==> v12: inputs <==
==> flow/design.v (excerpt) <==
module color_centroid
  (
    input         clk,
    input         rst,           
    input  [2:0]  rgbfilter,     
    input         new_frame_i,   
    output [14:0] orig_addr,
    input  [11:0] orig_pxl,
    output        proc_we,
    output [14:0] proc_addr,
    output [11:0] proc_pxl,
    output [7:0]  centroid,
    output        new_centroid,
    output [2:0]  proximity
  );
  localparam c_img_cols      = 160;
  localparam c_img_rows      = 120;
  localparam c_img_pxls      = c_img_cols * c_img_rows;
  localparam c_nb_img_cols   = 8;
  localparam c_nb_img_rows   = 7;
  localparam c_nb_img_pxls   = 15;
  localparam c_outframe_cols = 16;
  localparam c_outframe_rows = 8;
  localparam c_inframe_cols  = c_img_cols-2*c_outframe_cols;  
  localparam c_inframe_rows  = c_img_rows-2*c_outframe_rows;  
  localparam c_inframe_pxls  = c_inframe_cols * c_inframe_rows;  
  localparam c_nb_inframe_pxls = 14;
  localparam c_hist_bins     = 8;
  localparam c_nb_hist_bins  = 3;
  localparam c_nb_hist_val   = 11;
  localparam c_nb_centroid   = 8;
  ...
clock: 3.12 ns
lec_check: 0
cap_margin: 20
cell_pad_in_sites_detail_placement: 1
cell_pad_in_sites_global_placement: 1
core_aspect_ratio: 0.68
core_margin: 7
core_utilization: 45
min_routing_layer: met1
slew_margin: 40
run.sh (not shown) runs the stock make flow with config.mk's settings and CLKGATE_MAP_FILE=.
==> v19: changes against v12 <==
==> flow/config.mk (replaced) <==
export PLATFORM = sky130hd
export DESIGN_NAME = color_centroid
export DESIGN_NICKNAME = color_centroid
export VERILOG_FILES = /design/flow/design.v
export SDC_FILE = /design/flow/constraint.sdc
export NUM_CORES = 4
export LEC_CHECK = 0
export ABC_AREA = 1
export CAP_MARGIN = 20
export CORE_ASPECT_RATIO = 1.04
export CORE_MARGIN = 2
export CORE_UTILIZATION = 72
export MIN_ROUTING_LAYER = met1
export PLACE_DENSITY = 0.76
export SETUP_SLACK_MARGIN = -0.29
export SLEW_MARGIN = 40
==> flow/constraint.sdc (replaced) <==
create_clock -name core_clock -period 2.95 [get_ports {clk}]
set_input_delay 0.5900 -clock core_clock [delete_from_list [all_inputs] [get_ports {clk}]]
set_output_delay 0.5900 -clock core_clock [all_outputs]
set_load 0.01 [all_outputs]
==> run_results.csv <==
group,metric,value,unit
run_status,outcome,"complete, but fails checks",
run_status,so_faults,"negative setup slack",
final_timing,setup_violations,8,
final_timing,worst_slack,-347,ps
logic_synthesis,synth_dominant_cell_count,"nand2_1",
pwr,p_int,8.83,mW
logic_synthesis,syn_area,0.0219,sq mm
pwr,p_clk,5.43,mW
finish,logic_gate_count,1940,
floorplan,core_util_floorplan,72.6,%
logic_synthesis,yosysTopAreaCellShare,45.0,%
global_route,antenna_found_initial,0,
clock_tree,cts_resized,23,
finish,buffers,248,
pwr,seq_cell_power,5.43,mW
drt,drt-initial-drc-count,2133,
pwr,comb_power_share,5.1,%
pwr,seqPwrFrac,47.5,%
(the above is from v19)
==> run_results.csv <==
group,metric,value,unit
run_status,outcome,"complete, but fails checks",
run_status,so_faults,"negative setup slack",
logic_synthesis,yosysTopAreaCellShare,46.9,%
floorplan,core_util_floorplan,45.5,%
pwr,comb_power_share,19.1,%
final_timing,setup_violations,8,
logic_synthesis,synth_dominant_cell_count,"dfrtp_1",
final_timing,worst_slack,-710,ps
finish,buffers,284,
finish,logic_gate_count,1586,
drt,drt-initial-drc-count,1004,
pwr,seq_cell_power,5.57,mW
pwr,p_int,9.35,mW
(the above is from v12)

* * *

==> inputs of trial 51 <==
color_centroid again, from the RTL that the note above started with.
Settings: LEC_CHECK=0, CAP_MARGIN=20, CORE_MARGIN=2, CORE_UTILIZATION=70, GPL_TIMING_DRIVEN=1, MAX_ROUTING_LAYER=met4, MIN_ROUTING_LAYER=met1, PLACE_DENSITY_LB_ADDON=0.17, SETUP_SLACK_MARGIN=0.68, SLEW_MARGIN=20; clock period 8.01 ns.
==> trial 2 (differences from trial 51) <==
==> flow/config.mk (replaced) <==
export PLATFORM = sky130hd
export DESIGN_NAME = color_centroid
export DESIGN_NICKNAME = color_centroid
export VERILOG_FILES = /design/flow/design.v
export SDC_FILE = /design/flow/constraint.sdc
export NUM_CORES = 4
export LEC_CHECK = 0
export CAP_MARGIN = 20
export CORE_MARGIN = 2
export CORE_UTILIZATION = 40
export SLEW_MARGIN = 20
==> flow/constraint.sdc (replaced) <==
create_clock -name core_clock -period 9.44 [get_ports {clk}]
set_input_delay 1.8880 -clock core_clock [delete_from_list [all_inputs] [get_ports {clk}]]
set_output_delay 1.8880 -clock core_clock [all_outputs]
set_load 0.01 [all_outputs]
==> trial 65 (differences from trial 51) <==
==> flow/config.mk (replaced) <==
export PLATFORM = sky130hd
export DESIGN_NAME = color_centroid
export DESIGN_NICKNAME = color_centroid
export VERILOG_FILES = /design/flow/design.v
export SDC_FILE = /design/flow/constraint.sdc
export NUM_CORES = 4
export LEC_CHECK = 0
export ABC_AREA = 1
export CAP_MARGIN = 20
export CORE_MARGIN = 2
export CORE_UTILIZATION = 72
export CTS_CLUSTER_DIAMETER = 358
export CTS_CLUSTER_SIZE = 83
export PLACE_DENSITY_LB_ADDON = 0.0
export SETUP_SLACK_MARGIN = 0.82
export SLEW_MARGIN = 20
==> flow/constraint.sdc (replaced) <==
create_clock -name core_clock -period 2.79 [get_ports {clk}]
set_input_delay 0.5580 -clock core_clock [delete_from_list [all_inputs] [get_ports {clk}]]
set_output_delay 0.5580 -clock core_clock [all_outputs]
set_load 0.01 [all_outputs]
==> summary of the runs <==
Trial 65 failed in 5_1_grt. Trial 2 passed the timing, design-rule and antenna checks. Trial 51 finished with timing, DRC and antenna clean.
Between trial 51 and trial 2, the lower combinational power is in trial 2 (gap about 20%, measured against trial 2).
Of trial 51 and trial 2, trial 2 has the higher clock skew (gap 0.018 ns).
Synthesized cell count is the same in trial 2 and trial 51.
Against trial 2, the sequential power of trial 51 is higher by about 18%.
In critical path depth, trial 51 and trial 2 do not differ.
Between trial 65 and trial 2, the lower die area is in trial 65 (gap about 40%, measured against trial 2).
Between trial 51 and trial 2, the lower maximum frequency is in trial 51 (gap about 4.5%, measured against trial 2).
Against trial 2, the synthesized area of trial 65 is higher by 4.2%.
==> figures <==
| metric | trial 51 | trial 65 | trial 2 |
|---|---|---|---|
| Outcome | finished clean | did not finish | finished clean |
| Failing step | - | 5_1_grt | - |
| Number of detailed-routing iterations run before antenna repair | 5 | - | 5 |
| Post-CTS Repair Setup Buffers | 0 | 101 | 0 |
| Post-synthesis share of cell area spent on and, or, nand and nor gates | 17.81% | 24.73% | 17.81% |
| Antenna cell count | 0 | - | 0 |
| Sw power | 1417 uW | - | 1238 uW |
| Setup TNS | 0 ns | - | 0 ns |
| Startpoint type of the worst setup path | register | - | register |
| Count of clock-net buffers in the final layout | 55 | - | 66 |
| Post-layout util | 79.25% | - | 46.44% |
| Non-clock buffers | 89 | - | 86 |
| Power Dens Cells | 212.7 mW/mm^2 | - | 183.3 mW/mm^2 |
| Nets@finish | 2381 | - | 2382 |
| Max-slew violation count | 0 | - | 0 |
| Startpoint of the tightest hold check path | color_filter.proc_we_rg1 | - | color_filter.proc_we_rg1 |
| Cell with the most instances after synthesis | dfrtp_1 | nand2_1 | dfrtp_1 |
| Avg Inst Size Synth | 9.747 sq um | 7.960 sq um | 9.747 sq um |
| Slew @ Worst Pin | 1.016 ns | - | 1.138 ns |

* * *

==> inputs of trial 14 <==
Starting RTL as in the previous note.
clock: 7.02 ns
lec_check: 0
abc_area: 1
cap_margin: 20
cell_pad_in_sites_detail_placement: 1
core_margin: 7
core_utilization: 16
cts_cluster_size: 29
gpl_timing_driven: 0
hold_slack_margin: 0.1
max_routing_layer: met4
min_routing_layer: met2
place_density_lb_addon: 0.07
slew_margin: 25
==> trial 96 (differences from trial 14) <==
==> flow/config.mk (replaced) <==
export PLATFORM = sky130hd
export DESIGN_NAME = color_centroid
export DESIGN_NICKNAME = color_centroid
export VERILOG_FILES = /design/flow/design.v
export SDC_FILE = /design/flow/constraint.sdc
export NUM_CORES = 4
export LEC_CHECK = 0
export ABC_AREA = 1
export CAP_MARGIN = 10
export CORE_MARGIN = 2
export CORE_UTILIZATION = 54
export CTS_CLUSTER_DIAMETER = 100
export MAX_ROUTING_LAYER = met4
export SETUP_SLACK_MARGIN = 2.98
export SLEW_MARGIN = 25
==> flow/constraint.sdc (replaced) <==
create_clock -name core_clock -period 10.0 [get_ports {clk}]
set_input_delay 2.0000 -clock core_clock [delete_from_list [all_inputs] [get_ports {clk}]]
set_output_delay 2.0000 -clock core_clock [all_outputs]
set_load 0.01 [all_outputs]
==> trial 90 (differences from trial 14) <==
==> flow/config.mk (replaced) <==
export PLATFORM = sky130hd
export DESIGN_NAME = color_centroid
export DESIGN_NICKNAME = color_centroid
export VERILOG_FILES = /design/flow/design.v
export SDC_FILE = /design/flow/constraint.sdc
export NUM_CORES = 4
export LEC_CHECK = 0
export CAP_MARGIN = 20
export CORE_MARGIN = 2
export CORE_UTILIZATION = 70
export CTS_CLUSTER_DIAMETER = 31
export SETUP_SLACK_MARGIN = 1.65
export SLEW_MARGIN = 20
==> flow/constraint.sdc (replaced) <==
create_clock -name core_clock -period 6.18 [get_ports {clk}]
set_input_delay 1.2360 -clock core_clock [delete_from_list [all_inputs] [get_ports {clk}]]
set_output_delay 1.2360 -clock core_clock [all_outputs]
set_load 0.01 [all_outputs]
==> out/README.md <==
| Step | Parameter | This run |
|:---|:---|:---|
| synthesis | AND-OR/OR-AND Cells, Area Fraction | 11.8% |
| finish | Multi-input combinational gate total | 1939 |
| synthesis | Part of the Yosys area used for sequential elements | 45.1% |
| outcome | Result of the run | finished clean |
| worst setup path | Category of cells accounting for the largest share of critical-path delay | simple AND/OR/NAND/NOR gates |
| drt | Iteration tally of the first detailed-router pass | 5 |
| worst setup path | Critical register-to-register path endpoint | centroid_calc.centroid_o[6] |
The numbers above come from trial 14.

==> out/README.md <==
| Step | Parameter | This run |
|:---|:---|:---|
| power | Power per cell area | 135 mW/mm^2 |
| power | Design Power | 3310 uW |
| drt | Iteration tally of the first detailed-router pass | 5 |
| clock network | Later-pin clock latency in the skew report | 580 ps |
| outcome | Result of the run | finished clean |
| worst setup path | Critical register-to-register path endpoint | color_filter.colorpxls_bin012[4] |
| synthesis | AND-OR/OR-AND Cells, Area Fraction | 11.8% |
| worst setup path | Category of cells accounting for the largest share of critical-path delay | simple AND/OR/NAND/NOR gates |
The numbers above come from trial 96.

==> out/README.md <==
| Step | Parameter | This run |
|:---|:---|:---|
| worst setup path | Category of cells accounting for the largest share of critical-path delay | AND-OR/OR-AND gates |
| power | Design Power | 8480 uW |
| worst setup path | Critical register-to-register path endpoint | centroid_calc.centroid_o[7] |
| synthesis | Yosys-reported design area after synthesis | 0.0210 sq mm |
| final timing | Number of setup violations in the final report | 0 |
| synthesis | Part of the Yosys area used for sequential elements | 47.0% |
| synthesis | AND-OR/OR-AND Cells, Area Fraction | 12.8% |
| outcome | Result of the run | finished clean |
| finish | Final instance count without filler cells | 2701 |
| finish | Multi-input combinational gate total | 1586 |
The numbers above come from trial 90.

No activity file was given, so power comes from the tool's default toggle rates.
